==> inputs of exp/maple <==
// uart_rx
module uart_rx
  #(parameter CLKS_PER_BIT = 104)
  (
   input        i_Clock,
   input        i_Rst,
   input        i_Rx_Serial,
   output reg [15:0] o_Rx_Byte,
  output reg square_wave,
  output reg pin1,
  output  reg pin2
  );
make LEC_CHECK=0 ABC_AREA=1 CAP_MARGIN=20 CORE_MARGIN=2 CORE_UTILIZATION=72 CTS_CLUSTER_SIZE=15 GPL_ROUTABILITY_DRIVEN=0 HOLD_SLACK_MARGIN=0.29 PLACE_DENSITY_LB_ADDON=0.02 SETUP_SLACK_MARGIN=-0.35 SLEW_MARGIN=20 finish   # period 13.3 ns
run.sh (not shown) runs the stock make flow with config.mk's settings and CLKGATE_MAP_FILE=.
==> inputs of exp/lagoon, as changes to exp/maple <==
ABC_AREA = not set   (was 1)
CORE_ASPECT_RATIO = 1.44   (was not set)
CORE_UTILIZATION = 40   (was 72)
CTS_CLUSTER_SIZE = 49   (was 15)
GPL_ROUTABILITY_DRIVEN = not set   (was 0)
HOLD_SLACK_MARGIN = not set   (was 0.29)
PLACE_DENSITY_LB_ADDON = not set   (was 0.02)
SETUP_SLACK_MARGIN = not set   (was -0.35)
==> flow/constraint.sdc (replaced) <==
create_clock -name core_clock -period 100.0 [get_ports {i_Clock}]
set_input_delay 20.0000 -clock core_clock [delete_from_list [all_inputs] [get_ports {i_Clock}]]
set_output_delay 20.0000 -clock core_clock [all_outputs]
set_load 0.01 [all_outputs]
==> comparison <==
Synthesized cell count: exp/lagoon is smaller than exp/maple (about 12%).
Of exp/maple and exp/lagoon, exp/lagoon has the higher synthesized area (gap 3.1%, measured against exp/lagoon).
exp/maple died in detailed placement (DPL-0038). exp/lagoon ran to the end with no violations.
Between exp/maple and exp/lagoon, the lower die area is in exp/maple (gap about 46%, measured against exp/lagoon).

---

==> v14 <==
==> flow/design.v <==
module uart_rx
  #(parameter CLKS_PER_BIT = 104)
  (
   input        i_Clock,
   input        i_Rst,
   input        i_Rx_Serial,
   output reg [15:0] o_Rx_Byte,
  output reg square_wave,
  output reg pin1,
  output  reg pin2
  );
  parameter s_IDLE         = 3'b000;
  parameter s_RX_START_BIT = 3'b001;
  parameter s_RX_DATA_BITS = 3'b010;
  parameter s_RX_STOP_BIT  = 3'b011;
  parameter s_CLEANUP      = 3'b100;
  reg  [7:0] data_check;
  reg [7:0] first_8bit;
  reg [7:0] second_8bit;
  reg           r_Rx_Data_R;
  reg           r_Rx_Data;
  reg [15:0]     r_Clock_Count;
  reg [4:0]     r_Bit_Index;  
  reg [15:0]     r_Rx_Byte;
  reg [2:0]     r_SM_Main;
wire [60:0] distZ = 61'hFFFFFFFFFFFFFF;
reg [23:0] counter;
reg toggle;
reg toggle_n;
wire [23:0] store;
wire [15:0] distA;
reg [15:0] distB;
reg stop;
reg [15:0] rpm;
assign distA =40*distZ;
assign store = (rpm == 16'd0) ? 24'hFFFFFF : (18 * 100000)/ rpm;
  always @(posedge i_Clock)
    begin
    if (i_Rst)
    begin
      r_Rx_Data_R <= 1'b1;
      r_Rx_Data   <= 1'b1;
      o_Rx_Byte   <= 16'd0;
      rpm         <= 16'd0;
      counter     <= 24'd0;
      toggle      <= 1'b1;
      distB       <= 16'd0;
      stop        <= 1'b0;
      square_wave <= 1'b1;
      pin1        <= 1'b0;
      pin2        <= 1'b0;
    end
    else
    begin
      r_Rx_Data_R <= i_Rx_Serial;
      r_Rx_Data   <= i_Rx_Serial;
     o_Rx_Byte[15:8] <= second_8bit;
     o_Rx_Byte[7:0] <= first_8bit;
     rpm <= {second_8bit, first_8bit};
toggle_n = toggle;
if (stop==0)
begin
counter <= counter + 1;
if (counter >= store )
begin
toggle_n = ~toggle;
toggle <= toggle_n;
counter<=0;
if (second_8bit[7] == 0)
begin
pin1 <= 0;
pin2 <= 1;
end
else
begin
pin1 <= 1;
pin2 <= 0;
end
if (toggle_n==0)
begin
distB <= distB +1;
end
end
if (distB ==distA)
begin
stop <= 1;
end
else
begin
square_wave <= toggle_n;
end
end
end
end
always @(posedge i_Clock)
begin
    if (i_Rst)
    begin
      r_SM_Main     <= s_IDLE;
      r_Clock_Count <= 16'd0;
      r_Bit_Index   <= 5'd0;
      r_Rx_Byte     <= 16'd0;
      data_check    <= 8'h00;
      first_8bit    <= 8'h00;
      second_8bit   <= 8'h00;
    end
    else
      case (r_SM_Main)
        s_IDLE :
          begin
            r_Clock_Count <= 0;
            r_Bit_Index   <= 0;
            if (r_Rx_Data == 1'b0)           
              r_SM_Main <= s_RX_START_BIT;
            else
              r_SM_Main <= s_IDLE;
          end
        s_RX_START_BIT :
          begin
            if (r_Clock_Count == (CLKS_PER_BIT-1)/2)
              begin
                if (r_Rx_Data == 1'b0)
                  begin
                    r_Clock_Count <= 0;   
                    r_SM_Main     <= s_RX_DATA_BITS;
                  end
                else
                  r_SM_Main <= s_IDLE;
              end
            else
              begin
                r_Clock_Count <= r_Clock_Count + 1;
                r_SM_Main     <= s_RX_START_BIT;
              end
          end  
        s_RX_DATA_BITS :
          begin
            if (r_Clock_Count < CLKS_PER_BIT-1)
              begin
                r_Clock_Count <= r_Clock_Count + 1;
                r_SM_Main     <= s_RX_DATA_BITS;
              end
            else
              begin
                r_Clock_Count          <= 0;
                r_Rx_Byte[r_Bit_Index] <= r_Rx_Data;
                if (r_Bit_Index < 8)
                  begin
                    r_Bit_Index <= r_Bit_Index + 1;
                    r_SM_Main   <= s_RX_DATA_BITS;
                  end
                else
                  begin
						 if (data_check == 8'h01)
						 begin
                   first_8bit <= r_Rx_Byte[7:0];
						 data_check <= 8'h00;
						 end
						 if (data_check == 8'h00)
						 begin
					second_8bit <= r_Rx_Byte[7:0];
						 data_check <= 8'h01;
						 end
                    r_Bit_Index <= 0;
                    r_SM_Main   <= s_RX_STOP_BIT;
                  end
              end
          end  
        s_RX_STOP_BIT :
          begin
            if (r_Clock_Count < CLKS_PER_BIT-1)
              begin
                r_Clock_Count <= r_Clock_Count + 1;
                r_SM_Main     <= s_RX_STOP_BIT;
              end
            else
              begin
                r_Clock_Count <= 0;
                r_SM_Main     <= s_CLEANUP;
              end
          end  
        s_CLEANUP :
          begin
            r_SM_Main <= s_IDLE;
          end
        default :
          r_SM_Main <= s_IDLE;
      endcase
    end
endmodule  
==> flow/run.sh <==
#!/bin/bash
# the make line also repeats each setting of config.mk as NAME=value (left out here)
make -C /OpenROAD-flow-scripts/flow DESIGN_CONFIG=/design/flow/config.mk WORK_HOME=/design/flow/orfs CLKGATE_MAP_FILE= finish
==> flow/config.mk <==
export PLATFORM = sky130hd
export DESIGN_NAME = uart_rx
export DESIGN_NICKNAME = uart_rx
export VERILOG_FILES = /design/flow/design.v
export SDC_FILE = /design/flow/constraint.sdc
export NUM_CORES = 4
export LEC_CHECK = 0
export ABC_AREA = 1
export CAP_MARGIN = 5
export CELL_PAD_IN_SITES_DETAIL_PLACEMENT = 1
export CELL_PAD_IN_SITES_GLOBAL_PLACEMENT = 3
export CORE_ASPECT_RATIO = 0.94
export CORE_MARGIN = 8
export CORE_UTILIZATION = 25
export GPL_ROUTABILITY_DRIVEN = 0
export GPL_TIMING_DRIVEN = 1
export MAX_ROUTING_LAYER = met4
export MIN_ROUTING_LAYER = met2
export PLACE_DENSITY_LB_ADDON = 0.17
export SETUP_SLACK_MARGIN = 5.0
export SLEW_MARGIN = 20
==> flow/constraint.sdc <==
create_clock -name core_clock -period 93.5 [get_ports {i_Clock}]
set_input_delay 18.7000 -clock core_clock [delete_from_list [all_inputs] [get_ports {i_Clock}]]
set_output_delay 18.7000 -clock core_clock [all_outputs]
set_load 0.01 [all_outputs]
==> v36 (differences from v14) <==
CAP_MARGIN = 20   (was 5)
CELL_PAD_IN_SITES_DETAIL_PLACEMENT = not set   (was 1)
CELL_PAD_IN_SITES_GLOBAL_PLACEMENT = not set   (was 3)
CORE_ASPECT_RATIO = not set   (was 0.94)
CORE_MARGIN = 2   (was 8)
CORE_UTILIZATION = 72   (was 25)
CTS_CLUSTER_SIZE = 15   (was not set)
GPL_TIMING_DRIVEN = not set   (was 1)
MAX_ROUTING_LAYER = not set   (was met4)
MIN_ROUTING_LAYER = not set   (was met2)
PLACE_DENSITY_LB_ADDON = 0.01   (was 0.17)
SETUP_SLACK_MARGIN = -0.35   (was 5.0)
==> flow/constraint.sdc (replaced) <==
create_clock -name core_clock -period 13.3 [get_ports {i_Clock}]
set_input_delay 2.6600 -clock core_clock [delete_from_list [all_inputs] [get_ports {i_Clock}]]
set_output_delay 2.6600 -clock core_clock [all_outputs]
set_load 0.01 [all_outputs]
==> summary of the runs <==
v36 aborted during detailed placement (3_5_place_dp). v14 produced a clean layout. In die area, v14 is at 3.0 times the value of v36. Area after synthesis is the same in v36 and v14. In synthesized cell count, v14 and v36 do not differ.
==> figures <==
item                                                v14                                v36
Count of port buffers added during placement         21                                 21
Effective utilization at floorplan                25.2%                              73.0%
Height of the chip                               347 um                             205 um
Max-area cell share                               16.9%                              16.9%
Number of placed I/O pins                            22                                 22
XOR-XNOR Cells, Area Fraction                     9.94%                              9.94%
Area of the chip                              0.127 mm2                         0.0420 mm2
Cell count in the Yosys report                     4924                               4924
Number of core rows                                 121                                 73
Standard cell core area                       0.116 mm2                         0.0398 mm2
Registers, synthesis                                114                                114
Width of the die                                 368 um                             205 um
Status                         timing/DRC/antenna clean                     did not finish
Stage where the flow stopped                          -  detailed placement (3_5_place_dp)

---

==> inputs of build 4 <==
RTL: the design.v shown in full above, as it stands there.
clock: 60.4 ns
lec_check: 0
abc_area: 1
cap_margin: 20
core_margin: 2
core_utilization: 72
cts_cluster_diameter: 380
cts_cluster_size: 22
max_routing_layer: met4
place_density_lb_addon: 0.2
slew_margin: 20
==> trial 27 (differences from build 4) <==
Settings changed: CTS_CLUSTER_DIAMETER 380 to not set, CTS_CLUSTER_SIZE 22 to not set.
==> flow/constraint.sdc (replaced) <==
create_clock -name core_clock -period 74.9 [get_ports {i_Clock}]
set_input_delay 14.9800 -clock core_clock [delete_from_list [all_inputs] [get_ports {i_Clock}]]
set_output_delay 14.9800 -clock core_clock [all_outputs]
set_load 0.01 [all_outputs]
==> build 30 (differences from build 4) <==
Settings changed: CTS_CLUSTER_DIAMETER 380 to not set, CTS_CLUSTER_SIZE 22 to 71, MAX_ROUTING_LAYER met4 to not set, PLACE_DENSITY_LB_ADDON 0.2 to 0.01, SETUP_SLACK_MARGIN set to -0.35.
==> flow/constraint.sdc (replaced) <==
create_clock -name core_clock -period 13.3 [get_ports {i_Clock}]
set_input_delay 2.6600 -clock core_clock [delete_from_list [all_inputs] [get_ports {i_Clock}]]
set_output_delay 2.6600 -clock core_clock [all_outputs]
set_load 0.01 [all_outputs]
==> out/summary.txt <==
Result of the run = stopped before the end
Failed at = global routing (5_1_grt)
Error text reported by the tool = [ERROR GRT-0232] Routing congestion too high. Check the congestion heatmap in the GUI.
# placed instances = 5579
Placed cell area = 31870 um2
Post-CTS Setup Repair Bufs = 34
Post-DP HPWL = 66310 um
Met2 routing resource usage after global routing = 181.4%
Maximum clock path buffer count = 2
Met1 track demand over resource in global routing = 96.21%
-- figures above: build 4

==> out/summary.txt <==
Die width = 204.9 um
Error text reported by the tool = [ERROR DPL-0038] Utilization greater than 100%, impossible to legalize
Result of the run = stopped before the end
Failed at = detailed placement (3_5_place_dp)
Synthesized area = 29070 um2
Top cells by count, synth = nand2_1 (1156), inv_1 (618), a21oi_1 (432), ha_1 (392), nor2_1 (389)
Gate Count Post-Synth = 4924
-- figures above: build 30

==> out/summary.txt <==
Placed cell area = 29670 um2
Part of the Yosys area used for sequential elements = 7.851%
# placed instances = 5401
Result of the run = timing/DRC/antenna clean
Post-DP HPWL = 63860 um
Met1 track demand over resource in global routing = 48.79%
Post-CTS Setup Repair Bufs = 0
Post-synthesis cell type with the largest combined area = ha_1
Met2 routing resource usage after global routing = 65.37%
N_diodes = 0
CP max stage cell = ha_1
-- figures above: trial 27


---

==> inputs of run a <==
Starts from the design.v that is shown in full above.
==> flow/config.mk <==
export PLATFORM = sky130hd
export DESIGN_NAME = uart_rx
export DESIGN_NICKNAME = uart_rx
export VERILOG_FILES = /design/flow/design.v
export SDC_FILE = /design/flow/constraint.sdc
export NUM_CORES = 4
export LEC_CHECK = 0
export CAP_MARGIN = 20
export CORE_ASPECT_RATIO = 1.19
export CORE_MARGIN = 2
export CORE_UTILIZATION = 21
export SLEW_MARGIN = 20
==> flow/constraint.sdc <==
create_clock -name core_clock -period 100.0 [get_ports {i_Clock}]
set_input_delay 20.0000 -clock core_clock [delete_from_list [all_inputs] [get_ports {i_Clock}]]
set_output_delay 20.0000 -clock core_clock [all_outputs]
set_load 0.01 [all_outputs]
==> run b: changes against run a <==
--- a/flow/config.mk
+++ b/flow/config.mk
@@ -8,5 +8,11 @@
 export CAP_MARGIN = 20
-export CORE_ASPECT_RATIO = 1.19
+export CORE_ASPECT_RATIO = 0.5
 export CORE_MARGIN = 2
-export CORE_UTILIZATION = 21
+export CORE_UTILIZATION = 39
+export CTS_CLUSTER_DIAMETER = 96
+export CTS_CLUSTER_SIZE = 98
+export GPL_ROUTABILITY_DRIVEN = 0
+export GPL_TIMING_DRIVEN = 0
+export PLACE_DENSITY = 0.43
 export SLEW_MARGIN = 20
+export TNS_END_PERCENT = 95
==> run c: changes against run a <==
--- a/flow/config.mk
+++ b/flow/config.mk
@@ -7,6 +7,7 @@
 export LEC_CHECK = 0
+export ABC_AREA = 1
 export CAP_MARGIN = 20
-export CORE_ASPECT_RATIO = 1.19
 export CORE_MARGIN = 2
-export CORE_UTILIZATION = 21
+export CORE_UTILIZATION = 72
+export CTS_CLUSTER_SIZE = 99
 export SLEW_MARGIN = 20
==> out/summary.rpt <==
=====================================================================================
Result of the run ......................................................  timing/DRC/antenna clean
Non-Clock Buffer Area Fraction .........................................       0.0127
Insertion delay at the late pin of the worst-skew pair .................      0.42 ns
RD Place Congestion ....................................................         1.03
Slowest cell on the critical path ...................................... sky130_fd_sc_hd__nor2_2
Met1 routed wirelength after detailed routing ..........................     36100 µm
Worst reg2reg setup slack ..............................................     21.03 ns
Post-synthesis share of cell area spent on and, or, nand and nor gates .        0.345
Tool warning count .....................................................           34
=====================================================================================
the above is filed under run c

==> out/summary.rpt <==
=====================================================================================
Result of the run ......................................................  timing/DRC/antenna clean
Tool warning count .....................................................           32
Post-synthesis share of cell area spent on and, or, nand and nor gates .        0.282
Met1 routed wirelength after detailed routing ..........................     41900 µm
Slowest cell on the critical path ...................................... sky130_fd_sc_hd__nand2_1
Yosys warning count ....................................................            1
Non-Clock Buffer Area Fraction .........................................       0.0176
Worst reg2reg setup slack ..............................................      8.39 ns
RD Place Congestion ....................................................        0.914
Std cell rows ..........................................................          151
=====================================================================================
the above is filed under run a

==> out/summary.rpt <==
=====================================================================================
Tool warning count .....................................................           34
Insertion delay at the late pin of the worst-skew pair .................      0.43 ns
Post-synthesis share of cell area spent on and, or, nand and nor gates .        0.282
Slowest cell on the critical path ...................................... sky130_fd_sc_hd__or4_1
Non-Clock Buffer Area Fraction .........................................       0.0417
Result of the run ......................................................  timing/DRC/antenna clean
Met1 routed wirelength after detailed routing ..........................     53400 µm
Worst reg2reg setup slack ..............................................      7.16 ns
=====================================================================================
the above is filed under run b


---

==> 02-26 <==
RTL: the design.v shown in full above, as it stands there.
make LEC_CHECK=0 ABC_AREA=1 CAP_MARGIN=5 CELL_PAD_IN_SITES_DETAIL_PLACEMENT=1 CORE_ASPECT_RATIO=0.64 CORE_MARGIN=8 CORE_UTILIZATION=25 GPL_ROUTABILITY_DRIVEN=0 GPL_TIMING_DRIVEN=0 MAX_ROUTING_LAYER=met4 MIN_ROUTING_LAYER=met2 PLACE_DENSITY_LB_ADDON=0.17 SETUP_SLACK_MARGIN=5.0 SLEW_MARGIN=20 finish   # period 93.5 ns
==> 01-21: changes against 02-26 <==
Settings changed: ABC_AREA 1 to not set, CAP_MARGIN 5 to 20, CELL_PAD_IN_SITES_DETAIL_PLACEMENT 1 to not set, CORE_ASPECT_RATIO 0.64 to not set, CORE_MARGIN 8 to 2, CORE_UTILIZATION 25 to 28, GPL_ROUTABILITY_DRIVEN 0 to not set, GPL_TIMING_DRIVEN 0 to not set, MAX_ROUTING_LAYER met4 to not set, MIN_ROUTING_LAYER met2 to not set, PLACE_DENSITY_LB_ADDON 0.17 to not set, SETUP_SLACK_MARGIN 5.0 to not set.
==> flow/constraint.sdc (replaced) <==
create_clock -name core_clock -period 100.0 [get_ports {i_Clock}]
set_input_delay 20.0000 -clock core_clock [delete_from_list [all_inputs] [get_ports {i_Clock}]]
set_output_delay 20.0000 -clock core_clock [all_outputs]
set_load 0.01 [all_outputs]
==> 12-10: changes against 02-26 <==
Settings changed: ABC_AREA 1 to not set, CAP_MARGIN 5 to 20, CELL_PAD_IN_SITES_DETAIL_PLACEMENT 1 to not set, CORE_ASPECT_RATIO 0.64 to 1.84, CORE_MARGIN 8 to 10, CORE_UTILIZATION 25 to 54, GPL_ROUTABILITY_DRIVEN 0 to not set, GPL_TIMING_DRIVEN 0 to not set, MAX_ROUTING_LAYER met4 to not set, MIN_ROUTING_LAYER met2 to not set, PLACE_DENSITY_LB_ADDON 0.17 to not set, SETUP_SLACK_MARGIN 5.0 to not set.
==> flow/constraint.sdc (replaced) <==
create_clock -name core_clock -period 100.0 [get_ports {i_Clock}]
set_input_delay 20.0000 -clock core_clock [delete_from_list [all_inputs] [get_ports {i_Clock}]]
set_output_delay 20.0000 -clock core_clock [all_outputs]
set_load 0.01 [all_outputs]
==> summary of the runs <==
- In flip-flop count, 12-10 and 01-21 do not differ.
- Non-clock buffer count: 01-21 is lower than 12-10 (4).
- The lowest final area belongs to 12-10, the highest to 02-26.
- Synthesized cell count is the same in 12-10 and 01-21.
- Between 02-26 and 01-21, the lower area after synthesis is in 02-26 (gap 3.1%, measured against 01-21).
- The lowest clock-buffer cell count belongs to 01-21, the highest to 02-26.
- The highest core utilization belongs to 12-10, the lowest to 02-26.
- The highest maximum frequency belongs to 02-26, the lowest to 01-21.
- Of 12-10 and 01-21, 12-10 has the higher wire length (gap 12%, measured against 01-21).
- Against 12-10, the worst hold slack of 01-21 is worse by 0.0048 ns.
